==> inputs of run a <==
## fir
module fir(
	input			clk_100k,
	input			rst_n,
	input 	signed [8:0]	samp_in,
	output 	signed [8:0]	fir_out	
);
clock: 16.0 ns
lec_check: 0
cap_margin: 5
core_margin: 3
core_utilization: 29
gpl_routability_driven: 0
gpl_timing_driven: 1
max_routing_layer: met5
min_routing_layer: met2
place_density_lb_addon: 0.17
setup_slack_margin: 1.01
slew_margin: 5
run.sh (not shown) runs the stock make flow with config.mk's settings and CLKGATE_MAP_FILE=.
==> inputs of run b, as changes to run a <==
- CORE_MARGIN: 3 -> 9
- GPL_TIMING_DRIVEN: 1 -> 0
- MAX_ROUTING_LAYER: met5 -> met4
- PLACE_DENSITY_LB_ADDON: 0.17 -> default
- SLEW_MARGIN: 5 -> 20
==> results <==
- Run a ran to the end with no violations. Run b ran to the end with violations: setup timing.
- Of run a and run b, run a has the higher design area (gap about 0.9%, measured against run b).
- Between run b and run a, the lower sequential share of layout area is in run a (gap 0.11 points).
- Between run a and run b, the lower clock-buffer cell count is in run b (gap 1).
- Flip-flop count is the same in run a and run b.
- In run b the maximum frequency is smaller than in run a, by 3.8%.
- Of run a and run b, run b has the higher worst hold slack (gap 0.020 ns).
- Between run b and run a, the lower wire length is in run b (gap about 14%, measured against run a).
- In run a the core utilization is higher than in run b, by 0.30 points.
- Of run b and run a, run b has the higher register-to-register slack (gap 0.03 ns).
- In run b the worst setup slack is lower than in run a, by 0.61 ns.


==> job 6356 <==
fir again, from the RTL that the note above started with.
clock: 9.29 ns
lec_check: 0
abc_area: 1
cap_margin: 15
core_margin: 2
core_utilization: 72
cts_cluster_diameter: 226
cts_cluster_size: 74
max_routing_layer: met4
place_density: 0.35
setup_slack_margin: 2.7
slew_margin: 20
==> job 667 (differences from job 6356) <==
Settings changed: CAP_MARGIN 15 to 5, CTS_CLUSTER_DIAMETER 226 to 223, CTS_CLUSTER_SIZE 74 to not set, SETUP_SLACK_MARGIN 2.7 to 2.63.
==> flow/constraint.sdc (replaced) <==
create_clock -name core_clock -period 9.16 [get_ports {clk_100k}]
set_input_delay 1.8320 -clock core_clock [delete_from_list [all_inputs] [get_ports {clk_100k}]]
set_output_delay 1.8320 -clock core_clock [all_outputs]
set_load 0.01 [all_outputs]
==> impl_metrics.csv <==
group,metric,value,unit
status,status,"finished with violations",
status,violations,"setup timing",
detailed_routing,post_drt_wl_per_cell,22.8,microns
sta,max_slew_margin,40.7,%
hold_path,min_from,"samp[15][7]",
sta,fin_ws,-4.59,ns
detailed_routing,vias_per_cell,5.66,
grt,grtUsageTotal,45.0,%
final_layout,final-clk-cell-share,0.959,%
detailed_routing,routed_wl,169,mm
setup_path,cp.arrival,12.02,ns
sta,fin_crit,13.88,ns
placed_design,dp_slack,-4.40,ns
sta,setup_viol,9,
sta,finClkSkew,0.0300,ns
setup_path,crit_required,7.43,ns
# the run above: job 6356

==> impl_metrics.csv <==
group,metric,value,unit
status,violations,"setup timing",
setup_path,crit_required,7.33,ns
synthesis,avgSynthCellArea,10.1,sq um
setup_path,cp.arrival,12.15,ns
grt,grtUsageTotal,51.8,%
final_layout,final-clk-cell-share,0.945,%
detailed_routing,routed_wl,190,mm
detailed_routing,post_drt_wl_per_cell,25.6,microns
detailed_routing,vias_per_cell,5.96,
sta,fin_ws,-4.83,ns
sta,setup_viol,9,
sta,max_slew_margin,31.3,%
status,status,"finished with violations",
sta,fin_crit,13.99,ns
placed_design,dp_slack,-4.68,ns
# the run above: job 667



==> v4: inputs <==
==> flow/design.v <==
`timescale 1ns/1ps
module fir(
	input			clk_100k,
	input			rst_n,
	input 	signed [8:0]	samp_in,
	output 	signed [8:0]	fir_out	
);
wire	signed [15:0]	b[0:20];
reg	signed [8:0]	samp[0:20]; 
wire signed [24:0]	mult[0:20];
wire signed [33:0]	sum;
assign b[0] = 16'h0312;
assign b[1] = 16'h03F8;
assign b[2] = 16'h0694;
assign b[3] = 16'h0AAD;
assign b[4] = 16'h0FE6;
assign b[5] = 16'h15BC;
assign b[6] = 16'h1B9F;
assign b[7] = 16'h20F9;
assign b[8] = 16'h2539;
assign b[9] = 16'h27F6;
assign b[10] = 16'h28E9;
assign b[11] = 16'h27F6;
assign b[12] = 16'h2539;
assign b[13] = 16'h20F9;
assign b[14] = 16'h1B9F;
assign b[15] = 16'h15BC;
assign b[16] = 16'h0FE6;
assign b[17] = 16'h0AAD;
assign b[18] = 16'h0694;
assign b[19] = 16'h03F8;
assign b[20] = 16'h0312;
integer i;
always @(posedge clk_100k or negedge rst_n) begin
	if(!rst_n) begin
		for(i=20;i>=0;i=i-1)begin
			samp[i] <= 0;
		end
	end
	else begin  
		for(i=20;i>0;i=i-1)begin
			samp[i] <= samp[i-1];
		end
		samp[0] <= samp_in;
	end
end
genvar j;
for(j=0;j<=20;j=j+1)begin
	assign mult[j] = $signed(samp[j])*$signed(b[j]);
end
assign sum = mult[0]+mult[1]+mult[2]+mult[3]+mult[4]+mult[5]+mult[6]+mult[7]+mult[8]+mult[9]+mult[10]+mult[11]+mult[12]+mult[13]+mult[14]+mult[15]+mult[16]+mult[17]+mult[18]+mult[19]+mult[20];
assign fir_out = sum[24:16];
endmodule
==> flow/run.sh <==
#!/bin/bash
# the make line also repeats each setting of config.mk as NAME=value (left out here)
make -C /OpenROAD-flow-scripts/flow DESIGN_CONFIG=/design/flow/config.mk WORK_HOME=/design/flow/orfs CLKGATE_MAP_FILE= finish
==> flow/config.mk <==
export PLATFORM = sky130hd
export DESIGN_NAME = fir
export DESIGN_NICKNAME = fir
export VERILOG_FILES = /design/flow/design.v
export SDC_FILE = /design/flow/constraint.sdc
export NUM_CORES = 4
export LEC_CHECK = 0
export CAP_MARGIN = 20
export CELL_PAD_IN_SITES_GLOBAL_PLACEMENT = 1
export CORE_ASPECT_RATIO = 1.47
export CORE_MARGIN = 2
export CORE_UTILIZATION = 68
export CTS_CLUSTER_DIAMETER = 272
export CTS_CLUSTER_SIZE = 99
export GPL_ROUTABILITY_DRIVEN = 0
export MIN_ROUTING_LAYER = met1
export PLACE_DENSITY = 0.89
export SLEW_MARGIN = 20
export TNS_END_PERCENT = 15
==> flow/constraint.sdc <==
create_clock -name core_clock -period 19.7 [get_ports {clk_100k}]
set_input_delay 3.9400 -clock core_clock [delete_from_list [all_inputs] [get_ports {clk_100k}]]
set_output_delay 3.9400 -clock core_clock [all_outputs]
set_load 0.01 [all_outputs]
==> inputs of v6, as changes to v4 <==
- CELL_PAD_IN_SITES_GLOBAL_PLACEMENT: 1 -> not set
- CORE_ASPECT_RATIO: 1.47 -> not set
- CORE_UTILIZATION: 68 -> 66
- CTS_CLUSTER_DIAMETER: 272 -> not set
- CTS_CLUSTER_SIZE: 99 -> not set
- GPL_ROUTABILITY_DRIVEN: 0 -> not set
- MIN_ROUTING_LAYER: met1 -> not set
- PLACE_DENSITY: 0.89 -> not set
- SETUP_SLACK_MARGIN: not set -> 3.56
- TNS_END_PERCENT: 15 -> not set
==> flow/constraint.sdc (replaced) <==
create_clock -name core_clock -period 13.4 [get_ports {clk_100k}]
set_input_delay 2.6800 -clock core_clock [delete_from_list [all_inputs] [get_ports {clk_100k}]]
set_output_delay 2.6800 -clock core_clock [all_outputs]
set_load 0.01 [all_outputs]
==> inputs of v30, as changes to v4 <==
- ABC_AREA: not set -> 1
- CELL_PAD_IN_SITES_GLOBAL_PLACEMENT: 1 -> not set
- CORE_ASPECT_RATIO: 1.47 -> not set
- CORE_UTILIZATION: 68 -> 72
- CTS_CLUSTER_DIAMETER: 272 -> not set
- CTS_CLUSTER_SIZE: 99 -> not set
- GPL_ROUTABILITY_DRIVEN: 0 -> not set
- MAX_ROUTING_LAYER: not set -> met4
- MIN_ROUTING_LAYER: met1 -> not set
- PLACE_DENSITY: 0.89 -> not set
- SETUP_SLACK_MARGIN: not set -> 0.4
- TNS_END_PERCENT: 15 -> not set
==> flow/constraint.sdc (replaced) <==
create_clock -name core_clock -period 4.56 [get_ports {clk_100k}]
set_input_delay 0.9120 -clock core_clock [delete_from_list [all_inputs] [get_ports {clk_100k}]]
set_output_delay 0.9120 -clock core_clock [all_outputs]
set_load 0.01 [all_outputs]
==> comparison <==
v6 ran to the end with violations: setup timing. v30 reached the layout checks and failed them: setup timing. v4 completed without violations.
First-iteration DRC count: v4 < v6 < v30.
Between v4 and v6, the lower sequential share of layout area is in v6 (gap 0.86 points).
The highest utilization belongs to v30, the lowest to v4.
Non-clock buffer count: v30 > v6 > v4.
Clock skew, highest first: v4, v30, v6.
In sequential cell count, v4 and v6 do not differ.
==> figures <==
Count of buffering cells on the critical path with inverters included: v4 9; v30 8; v6 12
Number of antenna repair diodes: v4 1; v30 27; v6 2
Count of buffers added by post-CTS timing repair for setup: v4 0; v30 19; v6 22
Worst reg2reg endpoint: v4 samp[20][8]$_DFF_PN0_; v30 samp[11][0]$_DFF_PN0_; v6 samp[9][3]$_DFF_PN0_
Proportion of synthesized chip area in sequential cells: v4 8.819%; v30 8.667%; v6 8.819%
Final Net Count: v4 7308; v30 8752; v6 8027
Initial antenna violation count: v4 3; v30 20; v6 8
Final worst-path cycle share: v4 90.28%; v30 307.6%; v6 112.9%
Area occupied by registers: v4 4730 um2; v30 4743 um2; v6 4735 um2
Tightest Pin Transition: v4 0.9603 ns; v30 1.184 ns; v6 0.8819 ns
Outcome: v4 complete, no violations; v30 failed layout checks; v6 failed layout checks
Violated checks: v4 -; v30 setup timing; v6 setup timing
Count of clock-net buffers in the final layout: v4 17; v30 17; v6 19
